==> inputs of job 1961 <==
Design cpu, start of the top module:
module cpu(clk,rst_n, iaddr, instr, wdata, we, addr, re, rdata, hlt);
input clk,rst_n;
input [15:0] instr;				 
input [15:0] rdata; 			 
output we, re; 
output [15:0] iaddr;			 
output [15:0] addr; 
output [15:0] wdata; 
output hlt;						 
wire [11:0] instr_ID_EX;		 
wire [15:0] src0,src1;			 
wire [15:0] dst_EX_DM;			 
wire [15:0] dst_ID_EX;			 
wire [15:0] pc_ID_EX;			 
wire [15:0] pc_EX_DM;			 
wire [15:0] rf_w_data_DM_WB;	 
wire [15:0] p0,p1;				 
wire [3:0] rf_p0_addr;			 
wire [3:0] rf_p1_addr;			 
wire [3:0] rf_dst_addr_DM_WB;	 
wire [2:0] alu_func_ID_EX;		 
wire [1:0] src0sel_ID_EX;		 
wire [1:0] src1sel_ID_EX;		 
wire [2:0] cc_ID_EX;			 
wire [15:0] p0_EX_DM;			 
wire stall_IM_ID,stall_ID_EX,stall_EX_DM;
wire flow_change_ID_EX,zr_EX_DM,br_instr_ID_EX,jmp_imm_ID_EX,jmp_reg_ID_EX,jmp_imm_EX_DM;
wire rf_re0,rf_re1,rf_we_DM_WB,dm_re_EX_DM,dm_we_EX_DM,clk_z_ID_EX,clk_nv_ID_EX;
wire hlt_DM_WB,byp0_EX,byp0_DM,byp1_EX,byp1_DM;
wire ov,zr,neg;
pc iPC(.clk(clk), .rst_n(rst_n), .stall_IM_ID(stall_IM_ID), .pc(iaddr), .dst_ID_EX(dst_ID_EX),
       .pc_ID_EX(pc_ID_EX), .pc_EX_DM(pc_EX_DM), .flow_change_ID_EX(flow_change_ID_EX));
id	iID(.clk(clk), .rst_n(rst_n), .instr(instr), .zr_EX_DM(zr_EX_DM), .br_instr_ID_EX(br_instr_ID_EX),
        .jmp_imm_ID_EX(jmp_imm_ID_EX), .jmp_reg_ID_EX(jmp_reg_ID_EX), .jmp_imm_EX_DM(jmp_imm_EX_DM), .rf_re0(rf_re0),
		.rf_re1(rf_re1), .rf_we_DM_WB(rf_we_DM_WB), .rf_p0_addr(rf_p0_addr), .rf_p1_addr(rf_p1_addr),
  ...
==> flow/config.mk <==
export PLATFORM = sky130hd
export DESIGN_NAME = cpu
export DESIGN_NICKNAME = cpu
export VERILOG_FILES = /design/flow/design.v
export SDC_FILE = /design/flow/constraint.sdc
export NUM_CORES = 4
export LEC_CHECK = 0
export CAP_MARGIN = 20
export CELL_PAD_IN_SITES_DETAIL_PLACEMENT = 0
export CORE_ASPECT_RATIO = 1.7
export CORE_MARGIN = 2
export CORE_UTILIZATION = 34
export GPL_TIMING_DRIVEN = 1
export MAX_ROUTING_LAYER = met5
export MIN_ROUTING_LAYER = met1
export SETUP_SLACK_MARGIN = -0.23
export SLEW_MARGIN = 40
==> flow/constraint.sdc <==
create_clock -name core_clock -period 3.88 [get_ports {clk}]
set_input_delay 0.7760 -clock core_clock [delete_from_list [all_inputs] [get_ports {clk}]]
set_output_delay 0.7760 -clock core_clock [all_outputs]
set_load 0.01 [all_outputs]
run.sh (not shown) runs the stock make flow with config.mk's settings and CLKGATE_MAP_FILE=.
==> job 7341 (differences from job 1961) <==
CELL_PAD_IN_SITES_DETAIL_PLACEMENT = default   (was 0)
CORE_ASPECT_RATIO = default   (was 1.7)
CORE_UTILIZATION = 62   (was 34)
GPL_TIMING_DRIVEN = default   (was 1)
MAX_ROUTING_LAYER = default   (was met5)
MIN_ROUTING_LAYER = default   (was met1)
SETUP_SLACK_MARGIN = default   (was -0.23)
SLEW_MARGIN = 20   (was 40)
==> flow/constraint.sdc (replaced) <==
create_clock -name core_clock -period 5.89 [get_ports {clk}]
set_input_delay 1.1780 -clock core_clock [delete_from_list [all_inputs] [get_ports {clk}]]
set_output_delay 1.1780 -clock core_clock [all_outputs]
set_load 0.01 [all_outputs]
==> results <==
| item | job 7341 | job 1961 |
|---|---|---|
| First DRT Iteration DRCs | 3,455 | 2,062 |
| Met3 track demand over resource | 11.99% | 7.050% |
| Run status | complete, no violations | complete, but fails checks |
| Reasons for failing layout checks | - | setup timing |
| Type of the most critical hold path | reg2reg | in2async |
| Normalized max-slew margin | 24.83% | 40.49% |
| Clock latency reported for the late side of the worst-skew pair | 620 ps | 630 ps |
| Clock transition at the registers of the reported paths | 60 ps | 70 ps |
| Cell total after placement | 2,873 | 3,669 |
| Final setup vio count | 0 | 32 |
| Floorplan die width | 204.6 um | 211.8 um |
| Setup slack after placement | 452.1 ps | -1395 ps |
| Clock network area share | 5.666% | 4.386% |
| Least setup slack across all paths after layout | 396.8 ps | -659.0 ps |
| Register area | 12,500 sq um | 12,500 sq um |
| Routed wire per std cell | 32.10 um | 30.60 um |
| Comb area share | 41.72% | 38.26% |
| RSZ-0062 raised after global routing | no | yes |
| Cells resized by post-CTS repair | 0 | 126 |
| Final Critical Period | 5493 ps | 4539 ps |
| Die area | 41,880 sq um | 75,660 sq um |
| MI comb area | 11,800 sq um | 12,630 sq um |
| Worst-path maximum fanout | 14 | 8 |
| Met2 usage | 67.35% | 52.99% |
